// sys_ref_core
module sys_ref_core #(parameter DATA_WIDTH = 8, ADDR_WIDTH = 4)
(
 input   wire                      CLK,
 input   wire                      RST,             
 input   wire  [DATA_WIDTH-1:0]    UART_RX_DATA,
 input   wire                      UART_RX_Valid,
 input   wire                      FIFO_FULL,
 output  wire  [DATA_WIDTH-1:0]    FIFO_WR_DATA,
 output  wire                      FIFO_WR_INC,
 output  wire  [DATA_WIDTH-1:0]    UART_Config,
 output  wire  [DATA_WIDTH-1:0]    Div_Ratio,
 output  wire                      CLKDIV_EN
);
wire                      WrEn;
wire                      RdEn;
wire  [ADDR_WIDTH-1:0]    Addr;
wire  [DATA_WIDTH-1:0]    Wr_Reg;
wire  [DATA_WIDTH-1:0]    Rd_Reg;
wire                      Rd_Reg_Valid;
wire  [DATA_WIDTH-1:0]    Operand_A;
wire  [DATA_WIDTH-1:0]    Operand_B;
wire  [3:0]               ALU_FUN;
wire                      ALU_EN;
wire                      CLKG_EN;
wire  [DATA_WIDTH*2-1:0]  ALU_OUT;
wire                      ALU_OUT_Valid;
SYS_CTRL U0_SYS_CTRL (
	.CLK(CLK),
	.RST(RST),
	.UART_RX_DATA(UART_RX_DATA),
	.UART_RX_Valid(UART_RX_Valid),
	.FIFO_FULL(FIFO_FULL),
	.FIFO_WR_DATA(FIFO_WR_DATA),
	.FIFO_WR_INC(FIFO_WR_INC),
	.ALU_OUT(ALU_OUT),
	.ALU_OUT_Valid(ALU_OUT_Valid),
	.ALU_EN(ALU_EN),
	.ALU_FUN(ALU_FUN),
	.CLKG_EN(CLKG_EN),
	.CLKDIV_EN(CLKDIV_EN),
	.Rd_Reg(Rd_Reg),
	.Rd_Reg_Valid(Rd_Reg_Valid),
	.Wr_Reg(Wr_Reg),
	.Addr(Addr),
	.RdEn(RdEn),
	.WrEn(WrEn)
	);
Register_File U0_Register_File (
	.WrData(Wr_Reg),
	.Adresss(Addr),
	.WrEn(WrEn),
	.RdEn(RdEn),
	.CLK(CLK),
	.RST(RST),
	.RdData(Rd_Reg),
	.RdData_Valid(Rd_Reg_Valid),
	.REG0(Operand_A),
	.REG1(Operand_B),
	.REG2(UART_Config),
	.REG3(Div_Ratio)
	);
ALU_16B U0_ALU_16B (
	.A(Operand_A),
	.B(Operand_B),
  ...
Settings: LEC_CHECK=0, CAP_MARGIN=20, CORE_MARGIN=2, CORE_UTILIZATION=68, CTS_CLUSTER_DIAMETER=364, CTS_CLUSTER_SIZE=15, SETUP_SLACK_MARGIN=3.72, SLEW_MARGIN=20, TNS_END_PERCENT=5; clock period 13.3 ns.
run.sh (not shown) runs the stock make flow with config.mk's settings and CLKGATE_MAP_FILE=.
The baseline completed, yet does not pass: negative setup slack.
Edit:
- CORE_UTILIZATION: 68 -> 72
- CTS_CLUSTER_DIAMETER: 364 -> not set
- CTS_CLUSTER_SIZE: 15 -> not set
- PLACE_DENSITY: not set -> 0.67
- SETUP_SLACK_MARGIN: 3.72 -> not set
- TNS_END_PERCENT: 5 -> not set
- clock period: 13.3 -> 25.4 ns (I/O delays scaled with it)
=> The new run finished clean; total power went down by 55%; core utilization went down by 6.0 points; clock-buffer cell count is unchanged; final cell count drops by 11%; wire length fell by 19%; cell area went down by 11%; register-to-register slack gains 12 ns; critical path depth falls by 11.
Edit:
- CTS_CLUSTER_DIAMETER: not set -> 334
- SETUP_SLACK_MARGIN: not set -> -1.54
- clock period: 25.4 -> 20.8 ns (I/O delays scaled with it)
Now the flow did not get past 5_1_grt with GRT-0232.
Die size stays the same.
Synthesized cell count does not change.
Synthesized area stays the same.

sys_ref_core again, from the RTL that the note above started with.
## sys_ref_core
module sys_ref_core #(parameter DATA_WIDTH = 8, ADDR_WIDTH = 4)
(
 input   wire                      CLK,
 input   wire                      RST,             
 input   wire  [DATA_WIDTH-1:0]    UART_RX_DATA,
 input   wire                      UART_RX_Valid,
 input   wire                      FIFO_FULL,
 output  wire  [DATA_WIDTH-1:0]    FIFO_WR_DATA,
 output  wire                      FIFO_WR_INC,
 output  wire  [DATA_WIDTH-1:0]    UART_Config,
 output  wire  [DATA_WIDTH-1:0]    Div_Ratio,
 output  wire                      CLKDIV_EN
);
export LEC_CHECK = 0
export CAP_MARGIN = 0
export CELL_PAD_IN_SITES_DETAIL_PLACEMENT = 1
export CORE_MARGIN = 3
export CORE_UTILIZATION = 54
export CTS_CLUSTER_DIAMETER = 361
export GPL_ROUTABILITY_DRIVEN = 1
export GPL_TIMING_DRIVEN = 0
export PLACE_DENSITY_LB_ADDON = 0.23
export SLEW_MARGIN = 15
create_clock -name core_clock -period 30.0 [get_ports {CLK}]
The baseline finished with negative setup slack left.
Change:
==> flow/config.mk (replaced) <==
export PLATFORM = sky130hd
export DESIGN_NAME = sys_ref_core
export DESIGN_NICKNAME = sys_ref_core
export VERILOG_FILES = /design/flow/design.v
export SDC_FILE = /design/flow/constraint.sdc
export NUM_CORES = 4
export LEC_CHECK = 0
export CAP_MARGIN = 20
export CORE_MARGIN = 2
export CORE_UTILIZATION = 23
export CTS_CLUSTER_DIAMETER = 335
export CTS_CLUSTER_SIZE = 26
export HOLD_SLACK_MARGIN = -0.09
export PLACE_DENSITY_LB_ADDON = 0.21
export SLEW_MARGIN = 10
export TNS_END_PERCENT = 5
The new run finished clean.
Clock power fell by about a fifth.
Sequential share of layout area shrinks by 0.27 points.
Global-route usage is lower by 29 points.
Change:
--- a/flow/config.mk
+++ b/flow/config.mk
@@ -8,8 +8,10 @@
 export CAP_MARGIN = 20
+export CELL_PAD_IN_SITES_GLOBAL_PLACEMENT = 0
 export CORE_MARGIN = 2
-export CORE_UTILIZATION = 23
+export CORE_UTILIZATION = 46
 export CTS_CLUSTER_DIAMETER = 335
-export CTS_CLUSTER_SIZE = 26
+export CTS_CLUSTER_SIZE = 88
+export GPL_ROUTABILITY_DRIVEN = 0
 export HOLD_SLACK_MARGIN = -0.09
-export PLACE_DENSITY_LB_ADDON = 0.21
+export PLACE_DENSITY = 0.41
 export SLEW_MARGIN = 10
What happened:
- clock skew drops by 0.0040 ns
- cell count drops by about a fifth
- synthesized cell count stays the same
Change:
--- a/flow/config.mk
+++ b/flow/config.mk
@@ -8,5 +8,5 @@
 export CAP_MARGIN = 20
-export CELL_PAD_IN_SITES_GLOBAL_PLACEMENT = 0
+export CELL_PAD_IN_SITES_GLOBAL_PLACEMENT = 2
 export CORE_MARGIN = 2
-export CORE_UTILIZATION = 46
+export CORE_UTILIZATION = 23
 export CTS_CLUSTER_DIAMETER = 335
@@ -15,3 +15,3 @@
 export HOLD_SLACK_MARGIN = -0.09
-export PLACE_DENSITY = 0.41
+export PLACE_DENSITY_LB_ADDON = 0.21
 export SLEW_MARGIN = 10
Power rises by 0.75%.
Die area rises by 98%.
Fmax falls by 0.48%.
Worst setup slack got worse by 0.13 ns.
Clock-buffer cell count falls by 1.
First-iteration DRC count falls by 7.9%.
Cell area rises by 3.3%.
Wire length rises by 16%.
Hold slack improved by 0.013 ns.
Via count falls by 0.92%.
Change:
--- a/flow/config.mk
+++ b/flow/config.mk
@@ -7,4 +7,4 @@
 export LEC_CHECK = 0
-export CAP_MARGIN = 20
-export CELL_PAD_IN_SITES_GLOBAL_PLACEMENT = 2
+export CAP_MARGIN = 30
+export CELL_PAD_IN_SITES_GLOBAL_PLACEMENT = 0
 export CORE_MARGIN = 2
@@ -15,3 +15,3 @@
 export HOLD_SLACK_MARGIN = -0.09
-export PLACE_DENSITY_LB_ADDON = 0.21
+export PLACE_DENSITY = 0.82
 export SLEW_MARGIN = 10
Result: The changed run ran to the end with no violations; setup slack loses 0.18 ns; first-iteration DRC count came out higher by well over a third; routed wire length goes down by about a fifth; total power climbs by a few percent; core utilization is lower by 0.14 points; flip-flop count is unchanged; via count went up by a few percent; final area shrinks slightly; critical path depth goes down by 4; clock skew goes down by 0.0058 ns.
Change:
--- a/flow/config.mk
+++ b/flow/config.mk
@@ -7,4 +7,5 @@
 export LEC_CHECK = 0
-export CAP_MARGIN = 30
+export CAP_MARGIN = 20
 export CELL_PAD_IN_SITES_GLOBAL_PLACEMENT = 0
+export CORE_ASPECT_RATIO = 0.5
 export CORE_MARGIN = 2
@@ -15,3 +16,3 @@
 export HOLD_SLACK_MARGIN = -0.09
-export PLACE_DENSITY = 0.82
+export PLACE_DENSITY_LB_ADDON = 0.21
 export SLEW_MARGIN = 10
Effect: The changed run completed without violations; critical path depth rose by 2; clock skew rose by 0.0051 ns; area after synthesis stays the same.

Setup of exp/pepper:
Starting RTL as in the previous note.
## sys_ref_core
module sys_ref_core #(parameter DATA_WIDTH = 8, ADDR_WIDTH = 4)
(
 input   wire                      CLK,
 input   wire                      RST,             
 input   wire  [DATA_WIDTH-1:0]    UART_RX_DATA,
 input   wire                      UART_RX_Valid,
 input   wire                      FIFO_FULL,
 output  wire  [DATA_WIDTH-1:0]    FIFO_WR_DATA,
 output  wire                      FIFO_WR_INC,
 output  wire  [DATA_WIDTH-1:0]    UART_Config,
 output  wire  [DATA_WIDTH-1:0]    Div_Ratio,
 output  wire                      CLKDIV_EN
);
Settings: LEC_CHECK=0, CAP_MARGIN=20, CORE_MARGIN=2, CORE_UTILIZATION=72, PLACE_DENSITY=0.67, SETUP_SLACK_MARGIN=-1.69, SLEW_MARGIN=20, TNS_END_PERCENT=5; clock period 20.8 ns.
For exp/pepper, the flow was terminated by a tool error in global routing and produced no final design.
Setup changes, exp/pepper to exp/nickel
# exp/pepper
export LEC_CHECK = 0
export CAP_MARGIN = 20
export CORE_MARGIN = 2
export CORE_UTILIZATION = 72
export PLACE_DENSITY = 0.67
export SETUP_SLACK_MARGIN = -1.69
export SLEW_MARGIN = 20
export TNS_END_PERCENT = 5
create_clock -name core_clock -period 20.8 [get_ports {CLK}]
# exp/nickel
export LEC_CHECK = 0
export CAP_MARGIN = 20
export CORE_MARGIN = 2
export CORE_UTILIZATION = 63
export SLEW_MARGIN = 20
create_clock -name core_clock -period 15.8 [get_ports {CLK}]
- exp/nickel: flow complete, layout not clean; failing: negative setup slack
- Cmp exp/nickel vs exp/pepper: overall die area higher in exp/nickel
- exp/nickel: setup fix buffers added after clock tree synthesis 145 above exp/pepper
- Compared exp/pepper against exp/nickel; cell total in the yosys stat output within noise.
- ~same TritonCTS buffer count in exp/pepper and exp/nickel
- exp/nickel: die height higher than exp/pepper
- Sort exp/pepper and exp/nickel by floorplan die width desc -> top: exp/nickel
- Note that the post-CTS resize count recorded for exp/pepper amounts to 0.64 times the value seen in exp/nickel.
- The run showing the smaller share of the core filled by cells before placement is exp/nickel.
- Compared with exp/pepper, exp/nickel shows placed standard-cell area that has gone up slightly.
- Higher HPWL reported at the end of detailed placement among exp/pepper and exp/nickel: exp/pepper
Modified inputs, exp/cedar compared to exp/nickel
# exp/nickel
export LEC_CHECK = 0
export CAP_MARGIN = 20
export CORE_MARGIN = 2
export CORE_UTILIZATION = 63
export SLEW_MARGIN = 20
create_clock -name core_clock -period 15.8 [get_ports {CLK}]
# exp/cedar
export LEC_CHECK = 0
export CAP_MARGIN = 20
export CORE_MARGIN = 2
export CORE_UTILIZATION = 56
export SLEW_MARGIN = 20
create_clock -name core_clock -period 13.4 [get_ports {CLK}]
Findings:
| exp/cedar | all stages done | FAIL | negative setup slack |
For count of nets left with antenna violations after detail routing, exp/nickel and exp/cedar come out practically identical.
On exp/cedar: sequential share of layout area is 0.68 points higher than what exp/nickel gave.
Changes observed in exp/cedar relative to exp/nickel: maximum frequency has increased; global-route track usage on met2 now sits lower; iteration count of the initial detailed-routing pass flat.
Diff exp/cedar and exp/nickel: share of the clock period used by the worst path higher in exp/cedar
Diff exp/nickel -> exp/cedar: clock period minus worst slack lost 2400 ps, tally of non-filler cells in the final layout lost 32, total power picked up an extra about 13%, vertical die dimension picked up an extra about 6%, number of vias in the routed layout lost 13%.
For exp/juniper, these inputs were changed with respect to exp/cedar:
# exp/cedar
export LEC_CHECK = 0
export CAP_MARGIN = 20
export CORE_MARGIN = 2
export CORE_UTILIZATION = 56
export SLEW_MARGIN = 20
create_clock -name core_clock -period 13.4 [get_ports {CLK}]
# exp/juniper
export LEC_CHECK = 0
export CAP_MARGIN = 20
export CORE_MARGIN = 2
export CORE_UTILIZATION = 65
export PLACE_DENSITY = 0.6
export SLEW_MARGIN = 20
create_clock -name core_clock -period 32.6 [get_ports {CLK}]
### Flow results
exp/cedar and exp/juniper: one clean run, exp/juniper; the rest did not finish clean. Layout checks on exp/cedar: not met. Flow itself completed; violations: negative setup slack. The clock transition at the register clock pins on the worst setup and hold paths after CTS was comparable across exp/cedar and exp/juniper. exp/cedar → exp/juniper: hold path depth picked up an extra 1; final setup TNS picked up an extra 32670 ps; number of rows in the core area lost 6.3%.
diff inputs: exp/juniper => exp/fjord
# exp/juniper
export LEC_CHECK = 0
export CAP_MARGIN = 20
export CORE_MARGIN = 2
export CORE_UTILIZATION = 65
export PLACE_DENSITY = 0.6
export SLEW_MARGIN = 20
create_clock -name core_clock -period 32.6 [get_ports {CLK}]
# exp/fjord
export LEC_CHECK = 0
export CAP_MARGIN = 20
export CORE_MARGIN = 2
export CORE_UTILIZATION = 40
export PLACE_DENSITY = 0.6
export SLEW_MARGIN = 20
create_clock -name core_clock -period 30.0 [get_ports {CLK}]
--- outcome ---
exp/fjord: no failed stages, no open violations at the end. For part of the total power dissipated in sequential elements, exp/fjord and exp/juniper come out practically identical. Compared with exp/juniper, exp/fjord is hungrier on power. When the final numbers for exp/juniper and exp/fjord were put side by side, the actual slew at the worst max-slew pin turned out to be smaller in exp/juniper. Against exp/juniper as the reference, exp/fjord delivers a higher number of buffers outside the clock class in the layout. In exp/fjord, cell area after placement is higher than in exp/juniper. Clock network fraction of total power delta for exp/fjord relative to exp/juniper: 0.8 points lower. In the reports for exp/juniper and exp/fjord, the smaller overall routed net length belongs to exp/juniper. Re wire length on met2: exp/fjord is 3.3% up on exp/juniper. Diff exp/juniper..exp/fjord | total number of multi-input combinational cells | unchanged. Part of the power in combinational logic, exp/juniper and exp/fjord, higher one = exp/fjord.
Power is estimated from default activity; no workload was simulated.
